## try-lagoon
==> flow/design.v <==
module ALU (a,b,ctrl,res,R15,res_we,R15_we);
	input signed [15:0] a,b;
	input [3:0] ctrl;
	output reg signed [15:0] res;
	output reg signed [15:0] R15;
	output reg res_we, R15_we;
	always@(*)begin
		res = 16'sd0;
		R15 = 16'sd0;
		res_we = 1'b1;
		R15_we = 1'b0;
		case(ctrl)
			3'b000: begin
						res = a + b;
					end
			3'b001: begin
						res = a - b;
					end
			3'b010: begin
						{R15,res} = a * b;
						R15_we = 1'b1;
					end
			3'b011: begin
						R15_we = 1'b1;
						if (b == 16'sd0) begin
							res = -16'sd1;
							R15 = a;
						end
						else begin
							res = a / b;
							R15 = a % b;
						end
					end
			3'b100: begin
						res = a & b;
					end
			3'b101: begin
						res = a | b;
					end
			default: begin
						res_we = 1'b0;
					end
		endcase
	end
endmodule
module alu16(clk, rst, a, b, ctrl, res, R15);
	input clk, rst;
	input [15:0] a, b;
	input [3:0] ctrl;
	output reg [15:0] res;
	output reg [15:0] R15;
	wire [15:0] alu_res, alu_R15;
	wire res_we, R15_we;
	ALU u_alu(.a(a), .b(b), .ctrl(ctrl), .res(alu_res), .R15(alu_R15), .res_we(res_we), .R15_we(R15_we));
	always @(posedge clk, negedge rst) begin
		if (~rst) begin
			res <= 16'h0000;
			R15 <= 16'h0000;
		end
		else begin
			if (res_we)
				res <= alu_res;
			if (R15_we)
				R15 <= alu_R15;
		end
	end
endmodule
clock: 31.6 ns
lec_check: 0
abc_area: 1
cap_margin: 20
cell_pad_in_sites_detail_placement: 0
cell_pad_in_sites_global_placement: 3
core_aspect_ratio: 0.5
core_margin: 3
core_utilization: 40
cts_cluster_diameter: 359
cts_cluster_size: 99
gpl_routability_driven: 0
gpl_timing_driven: 0
hold_slack_margin: -0.08
max_routing_layer: met4
min_routing_layer: met1
place_density_lb_addon: 0.29
setup_slack_margin: -2.0
slew_margin: 20
tns_end_percent: 5
run.sh (not shown) runs the stock make flow with config.mk's settings and CLKGATE_MAP_FILE=.
try-lagoon terminated abnormally: 3_3_place_gp reported FLW-0024.
Changes in try-onyx relative to try-lagoon:
==> flow/config.mk <==
export PLATFORM = sky130hd
export DESIGN_NAME = alu16
export DESIGN_NICKNAME = alu16
export VERILOG_FILES = /design/flow/design.v
export SDC_FILE = /design/flow/constraint.sdc
export NUM_CORES = 4
export LEC_CHECK = 0
export CAP_MARGIN = 20
export CELL_PAD_IN_SITES_DETAIL_PLACEMENT = 0
export CELL_PAD_IN_SITES_GLOBAL_PLACEMENT = 0
export CORE_MARGIN = 3
export CORE_UTILIZATION = 58
export CTS_CLUSTER_DIAMETER = 359
export CTS_CLUSTER_SIZE = 84
export GPL_ROUTABILITY_DRIVEN = 0
export MAX_ROUTING_LAYER = met4
export MIN_ROUTING_LAYER = met1
export PLACE_DENSITY = 0.76
export SLEW_MARGIN = 20
export TNS_END_PERCENT = 50
## What came out
- try-onyx has synthesized cell count below what try-lagoon had.
- Area fraction in compound gates, try-onyx and try-lagoon, higher one = try-onyx.
- try-lagoon -> try-onyx: count of flip-flops with a built-in enable after synthesis delta 0, exact match
- Looking at area of the core across try-onyx and try-lagoon, the one that comes out higher is try-lagoon.
- try-onyx and try-lagoon ended up with roughly the same cell area after synthesis.
- Between try-onyx and try-lagoon, the simple logic cell fraction of the synthesized area is lower for try-onyx.
- try-lagoon has a lower die span in y than try-onyx.
- Of try-onyx and try-lagoon, not a single run came through the flow clean.
- try-onyx failed in 5_1_grt with ODB-0269.
- Tool error FLW-0024 stopped try-lagoon during 3_3_place_gp; no final results.
- Going from try-lagoon to try-onyx, initial core utilization grows by 18 points.
The following lists how try-harbor was set up differently from try-onyx:
==> flow/config.mk <==
export PLATFORM = sky130hd
export DESIGN_NAME = alu16
export DESIGN_NICKNAME = alu16
export VERILOG_FILES = /design/flow/design.v
export SDC_FILE = /design/flow/constraint.sdc
export NUM_CORES = 4
export LEC_CHECK = 0
export ABC_AREA = 1
export CAP_MARGIN = 20
export CELL_PAD_IN_SITES_DETAIL_PLACEMENT = 0
export CELL_PAD_IN_SITES_GLOBAL_PLACEMENT = 3
export CORE_ASPECT_RATIO = 1.99
export CORE_MARGIN = 3
export CORE_UTILIZATION = 35
export CTS_CLUSTER_DIAMETER = 359
export CTS_CLUSTER_SIZE = 99
export GPL_ROUTABILITY_DRIVEN = 0
export GPL_TIMING_DRIVEN = 0
export MAX_ROUTING_LAYER = met4
export MIN_ROUTING_LAYER = met1
export PLACE_DENSITY = 0.76
export SETUP_SLACK_MARGIN = 5.0
export SLEW_MARGIN = 20
export TNS_END_PERCENT = 50
## What came out
The layout from try-harbor, despite a flow that completed every stage, fails the layout checks, with the failing checks listed as negative setup slack.
Simple-gate share of the synthesized area in try-harbor is 9.5 points above try-onyx.
In try-harbor relative to try-onyx, total placed instance area had gone down by more than 10%.
Re pre-placement core utilization: try-harbor is 24 points down on try-onyx.
In try-harbor, number of gates given a new drive strength after cts is higher than in try-onyx.
Cell area after synthesis across try-onyx and try-harbor: no real change.
Input-level comparison between try-nickel and try-harbor:
==> flow/config.mk <==
export PLATFORM = sky130hd
export DESIGN_NAME = alu16
export DESIGN_NICKNAME = alu16
export VERILOG_FILES = /design/flow/design.v
export SDC_FILE = /design/flow/constraint.sdc
export NUM_CORES = 4
export LEC_CHECK = 0
export CAP_MARGIN = 20
export CELL_PAD_IN_SITES_DETAIL_PLACEMENT = 0
export CELL_PAD_IN_SITES_GLOBAL_PLACEMENT = 0
export CORE_MARGIN = 3
export CORE_UTILIZATION = 58
export CTS_CLUSTER_DIAMETER = 359
export GPL_ROUTABILITY_DRIVEN = 0
export MAX_ROUTING_LAYER = met4
export MIN_ROUTING_LAYER = met1
export PLACE_DENSITY = 0.76
export SETUP_SLACK_MARGIN = 0.3
export SLEW_MARGIN = 20
export TNS_END_PERCENT = 50
==> flow/constraint.sdc <==
create_clock -name core_clock -period 12.5 [get_ports {clk}]
set_input_delay 2.5000 -clock core_clock [delete_from_list [all_inputs] [get_ports {clk}]]
set_output_delay 2.5000 -clock core_clock [all_outputs]
set_load 0.01 [all_outputs]
[summary]
Across both runs, adder and majority gate portion of the synthesized area was higher for try-nickel than for try-harbor. try-nickel — half-perimeter wire length after detailed placement about 15% lower, try-harbor as reference. Number of cell rows ends up higher on try-harbor. Seen in the log of try-nickel: GRT-0232 during 5_1_grt, after which the run never completed. As far as number of buffers inserted during clock tree synthesis goes, try-nickel and try-harbor are indistinguishable; the numbers are identical. try-harbor → try-nickel: instance tally after logic synthesis shows a reduction of 501; synthesized area was more or less identical; cell area after placement picked up an extra about 16%; total instance count after detailed placement lost 205; vertical die dimension lost about 44%.
For try-tundra, these inputs were changed with respect to try-nickel:
==> flow/config.mk <==
export PLATFORM = sky130hd
export DESIGN_NAME = alu16
export DESIGN_NICKNAME = alu16
export VERILOG_FILES = /design/flow/design.v
export SDC_FILE = /design/flow/constraint.sdc
export NUM_CORES = 4
export LEC_CHECK = 0
export CAP_MARGIN = 20
export CORE_MARGIN = 2
export CORE_UTILIZATION = 21
export SETUP_SLACK_MARGIN = 1.0
export SLEW_MARGIN = 20
==> flow/constraint.sdc <==
create_clock -name core_clock -period 42.8 [get_ports {clk}]
set_input_delay 8.5600 -clock core_clock [delete_from_list [all_inputs] [get_ports {clk}]]
set_output_delay 8.5600 -clock core_clock [all_outputs]
set_load 0.01 [all_outputs]
--- outcome ---
Summary of try-tundra over try-nickel: number of resized instances in the post-cts repair step went down 295; fraction of synthesis flops using an asynchronous set or reset pin shows no meaningful change; worst slack after detailed placement increased 18.72 ns; total setup buffers inserted after CTS went down.
Of try-nickel and try-tundra, just one finished clean: try-tundra.
try-nickel did not make it past 5_1_grt, where a tool error ended it.

Starts from the design.v that is shown in full above.
==> flow/config.mk <==
export PLATFORM = sky130hd
export DESIGN_NAME = alu16
export DESIGN_NICKNAME = alu16
export VERILOG_FILES = /design/flow/design.v
export SDC_FILE = /design/flow/constraint.sdc
export NUM_CORES = 4
export LEC_CHECK = 0
export ABC_AREA = 1
export CAP_MARGIN = 20
export CELL_PAD_IN_SITES_DETAIL_PLACEMENT = 1
export CELL_PAD_IN_SITES_GLOBAL_PLACEMENT = 0
export CORE_ASPECT_RATIO = 0.65
export CORE_MARGIN = 2
export CORE_UTILIZATION = 72
export CTS_CLUSTER_SIZE = 88
export GPL_TIMING_DRIVEN = 1
export PLACE_DENSITY_LB_ADDON = 0.01
export SETUP_SLACK_MARGIN = 0.99
export SLEW_MARGIN = 20
==> flow/constraint.sdc <==
create_clock -name core_clock -period 30.8 [get_ports {clk}]
set_input_delay 6.1600 -clock core_clock [delete_from_list [all_inputs] [get_ports {clk}]]
set_output_delay 6.1600 -clock core_clock [all_outputs]
set_load 0.01 [all_outputs]
The baseline ended with an error in detailed placement.
Next try:
Settings changed: ABC_AREA 1 to not set, CELL_PAD_IN_SITES_DETAIL_PLACEMENT 1 to not set, CELL_PAD_IN_SITES_GLOBAL_PLACEMENT 0 to not set, CORE_ASPECT_RATIO 0.65 to not set, CORE_UTILIZATION 72 to 65, CTS_CLUSTER_DIAMETER set to 28, CTS_CLUSTER_SIZE 88 to not set, GPL_TIMING_DRIVEN 1 to not set, PLACE_DENSITY_LB_ADDON 0.01 to not set, SETUP_SLACK_MARGIN 0.99 to 5.0.
Clock period 30.8 ns to 40.0 ns, I/O delays scaled along.
Outcome: Now the flow completed without violations; die area goes up by 10%; synthesized area hardly moves; synthesized cell count goes down by 15%.
Next try:
Settings changed: CORE_UTILIZATION 65 to 57, CTS_CLUSTER_DIAMETER 28 to not set, GPL_TIMING_DRIVEN set to 0, SETUP_SLACK_MARGIN 5.0 to 1.0.
Outcome: Cell area goes down by 7.9%; maximum frequency shrinks by 3.4%; combinational power is lower by 17%.
Next try:
Settings changed: CORE_UTILIZATION 57 to 71, CTS_CLUSTER_DIAMETER set to 28, CTS_CLUSTER_SIZE set to 15, GPL_TIMING_DRIVEN 0 to not set, PLACE_DENSITY_LB_ADDON set to 0.27, SETUP_SLACK_MARGIN 1.0 to 5.0.
What happened: The changed run died in global routing, error GRT-0232; die size came out lower by about 20%; synthesized area does not change; synthesized cell count stays the same.
Next try:
Settings changed: CORE_UTILIZATION 71 to 40, CTS_CLUSTER_DIAMETER 28 to not set, CTS_CLUSTER_SIZE 15 to not set, PLACE_DENSITY_LB_ADDON 0.27 to not set, SETUP_SLACK_MARGIN 5.0 to 1.0.
After rerunning: The changed run completed with no timing, DRC or antenna violations; synthesized area does not change; die area is higher by 76%; synthesized cell count stays the same.
Next try:
Settings changed: CORE_UTILIZATION 40 to 69, CTS_CLUSTER_DIAMETER set to 219, CTS_CLUSTER_SIZE set to 15, SETUP_SLACK_MARGIN 1.0 to 5.0.
This time the run ended with an error in global routing.
Synthesized cell count does not change.
Die area shrinks by well over a third.
Area after synthesis is unchanged.
Power and IR drop assume default switching activity.
